// Lowpass
module Lowpass(input clk, input rst, input en, input [15:0] in, output [15:0] out);
make LEC_CHECK=0 ABC_AREA=1 CAP_MARGIN=20 CORE_MARGIN=2 CORE_UTILIZATION=72 CTS_CLUSTER_DIAMETER=38 CTS_CLUSTER_SIZE=72 MAX_ROUTING_LAYER=met4 PLACE_DENSITY_LB_ADDON=0.06 SETUP_SLACK_MARGIN=1.53 SLEW_MARGIN=20 finish   # period 5.37 ns
run.sh (not shown) runs the stock make flow with config.mk's settings and CLKGATE_MAP_FILE=.
The baseline produced a layout that fails on setup timing.
Then changed:
CAP_MARGIN = 40   (was 20)
CTS_CLUSTER_DIAMETER = unset   (was 38)
CTS_CLUSTER_SIZE = 10   (was 72)
GPL_ROUTABILITY_DRIVEN = 0   (was unset)
HOLD_SLACK_MARGIN = 0.28   (was unset)
MAX_ROUTING_LAYER = unset   (was met4)
SETUP_SLACK_MARGIN = 0.82   (was 1.53)
TNS_END_PERCENT = 10   (was unset)
clock period = 5.58 ns   (was 5.37 ns; I/O delays follow)
After rerunning:
- The new run produced a layout that fails on setup timing
- final area went down by 4.9%
- routed wire length went down by 9.4%
- non-clock buffer count went down by 9
- via count went down by 3.4%
- final cell count went down by 2.2%
- worst setup slack improved by 0.13 ns
- worst hold slack improved by 0.018 ns
- register-to-register slack improved by 0.24 ns
- area after synthesis does not change
- clock-buffer cell count went down by 22
Then changed:
ABC_AREA = unset   (was 1)
CAP_MARGIN = 20   (was 40)
CORE_UTILIZATION = 66   (was 72)
CTS_CLUSTER_SIZE = unset   (was 10)
GPL_ROUTABILITY_DRIVEN = unset   (was 0)
HOLD_SLACK_MARGIN = unset   (was 0.28)
PLACE_DENSITY_LB_ADDON = unset   (was 0.06)
SETUP_SLACK_MARGIN = 1.6   (was 0.82)
TNS_END_PERCENT = unset   (was 10)
clock period = 6.72 ns   (was 5.58 ns; I/O delays follow)
The new run finished but failed the layout checks on setup timing.
Worst hold slack hardly moves.
Synthesized area goes down slightly.
Worst setup slack gains 0.90 ns.
Non-clock buffer count goes up by 53.
Final area goes up slightly.
Synthesized cell count goes down by about a fifth.
Die size goes up by a little under a tenth.
Register-to-register slack gains 1.1 ns.
Then changed:
ABC_AREA = 1   (was unset)
CORE_UTILIZATION = 72   (was 66)
PLACE_DENSITY_LB_ADDON = 0.21   (was unset)
SETUP_SLACK_MARGIN = unset   (was 1.6)
clock period = 7.33 ns   (was 6.72 ns; I/O delays follow)
=> The new run completed, yet does not pass: setup timing. Final cell count came out higher by about a fifth. Register-to-register slack gains 0.66 ns. Via count came out higher by a quarter to a third. Area after synthesis came out higher slightly. First-iteration DRC count came out higher by well over a third.
Then changed:
ABC_AREA = unset   (was 1)
CORE_UTILIZATION = 42   (was 72)
PLACE_DENSITY_LB_ADDON = unset   (was 0.21)
clock period = 9.66 ns   (was 7.33 ns; I/O delays follow)
=> The changed run finished with timing, DRC and antenna clean; worst setup slack is better by 1.4 ns; die area increases by well over a third; non-clock buffer count is lower by 247; synthesized cell count decreases by about a fifth; first-iteration DRC count is lower by well over a third; final cell count falls by roughly a tenth; core utilization came out lower by 37 points.

========
## build 82
Starting RTL as in the previous note.
Settings: LEC_CHECK=0, CAP_MARGIN=0, CELL_PAD_IN_SITES_DETAIL_PLACEMENT=1, CELL_PAD_IN_SITES_GLOBAL_PLACEMENT=2, CORE_ASPECT_RATIO=0.63, CORE_MARGIN=2, CORE_UTILIZATION=66, CTS_CLUSTER_DIAMETER=247, GPL_ROUTABILITY_DRIVEN=1, PLACE_DENSITY=0.78, SLEW_MARGIN=25; clock period 7.21 ns.
For build 82, the flow was terminated by a tool error in clock tree synthesis (4_1_cts) and produced no final design.
diff inputs: build 82 => build 92
- SLEW_MARGIN now 20, was 25
- CELL_PAD_IN_SITES_DETAIL_PLACEMENT no longer set, was 1
- CAP_MARGIN now 20, was 0
- CORE_ASPECT_RATIO no longer set, was 0.63
- CELL_PAD_IN_SITES_GLOBAL_PLACEMENT no longer set, was 2
- GPL_ROUTABILITY_DRIVEN no longer set, was 1
- CTS_CLUSTER_DIAMETER no longer set, was 247
- PLACE_DENSITY now 0.67, was 0.78
- CORE_UTILIZATION now 72, was 66
- the clock period (ns, I/O delays scaled along) now 7.83, was 7.21
## What came out
Looking at the logs for build 82 and build 92, the single run that did not finish was build 82. Although build 92 finished all stages, its layout failed final checks on setup timing. Flow for build 82 halted at clock tree synthesis (4_1_cts), error code DPL-0033. For fraction of the yosys area taken by sequential cells, build 92 and build 82 come out practically identical. Build 92 against build 82; final RePlAce weighted congestion is up slightly. Higher setup slack at placement goes to build 92 over build 82.
Changes in build 71 relative to build 92:
- putting CELL_PAD_IN_SITES_GLOBAL_PLACEMENT at 0 where nothing was set
- clearing PLACE_DENSITY, which used to be 0.67
- swapping 2 for 3 in CORE_MARGIN
- putting GPL_ROUTABILITY_DRIVEN at 1 where nothing was set
- putting GPL_TIMING_DRIVEN at 1 where nothing was set
- putting SETUP_SLACK_MARGIN at 0.62 where nothing was set
- putting CORE_ASPECT_RATIO at 1.1 where nothing was set
- putting ABC_AREA at 1 where nothing was set
- putting PLACE_DENSITY_LB_ADDON at 0.26 where nothing was set
- putting MAX_ROUTING_LAYER at met5 where nothing was set
- putting CELL_PAD_IN_SITES_DETAIL_PLACEMENT at 0 where nothing was set
- swapping 7.83 for 7.92 in the clock period (ns, I/O delays scaled along)
[summary]
Layout checks on build 71: not met. Flow itself completed; violations: setup timing. Instance tally after logic synthesis | build 71 above build 92. Build 71 — total cell area reported by yosys after synthesis about 1.5% higher, build 92 as reference. Delta(total length of routed met3 wires, build 71 - build 92) > 0.
Here is what was changed in the inputs of build 7 compared with build 71.
- removing GPL_ROUTABILITY_DRIVEN (formerly 1)
- removing CELL_PAD_IN_SITES_GLOBAL_PLACEMENT (formerly 0)
- removing CELL_PAD_IN_SITES_DETAIL_PLACEMENT (formerly 0)
- removing SETUP_SLACK_MARGIN (formerly 0.62)
- changing CORE_MARGIN from 3 to 2
- removing PLACE_DENSITY_LB_ADDON (formerly 0.26)
- removing MAX_ROUTING_LAYER (formerly met5)
- changing CORE_UTILIZATION from 72 to 40
- removing ABC_AREA (formerly 1)
- removing GPL_TIMING_DRIVEN (formerly 1)
- removing CORE_ASPECT_RATIO (formerly 1.1)
- changing the clock period (ns, I/O delays scaled along) from 7.92 to 9.66
Findings:
- From build 71 to build 7 the numbers moved as follows: overall die area now larger, chip area estimate from yosys synthesis now smaller, average wire per standard cell now smaller, relative area of clock buffers and inverters in the final design comparable.
- Build 7 went all the way through the flow, and no timing, DRC or antenna check failed.
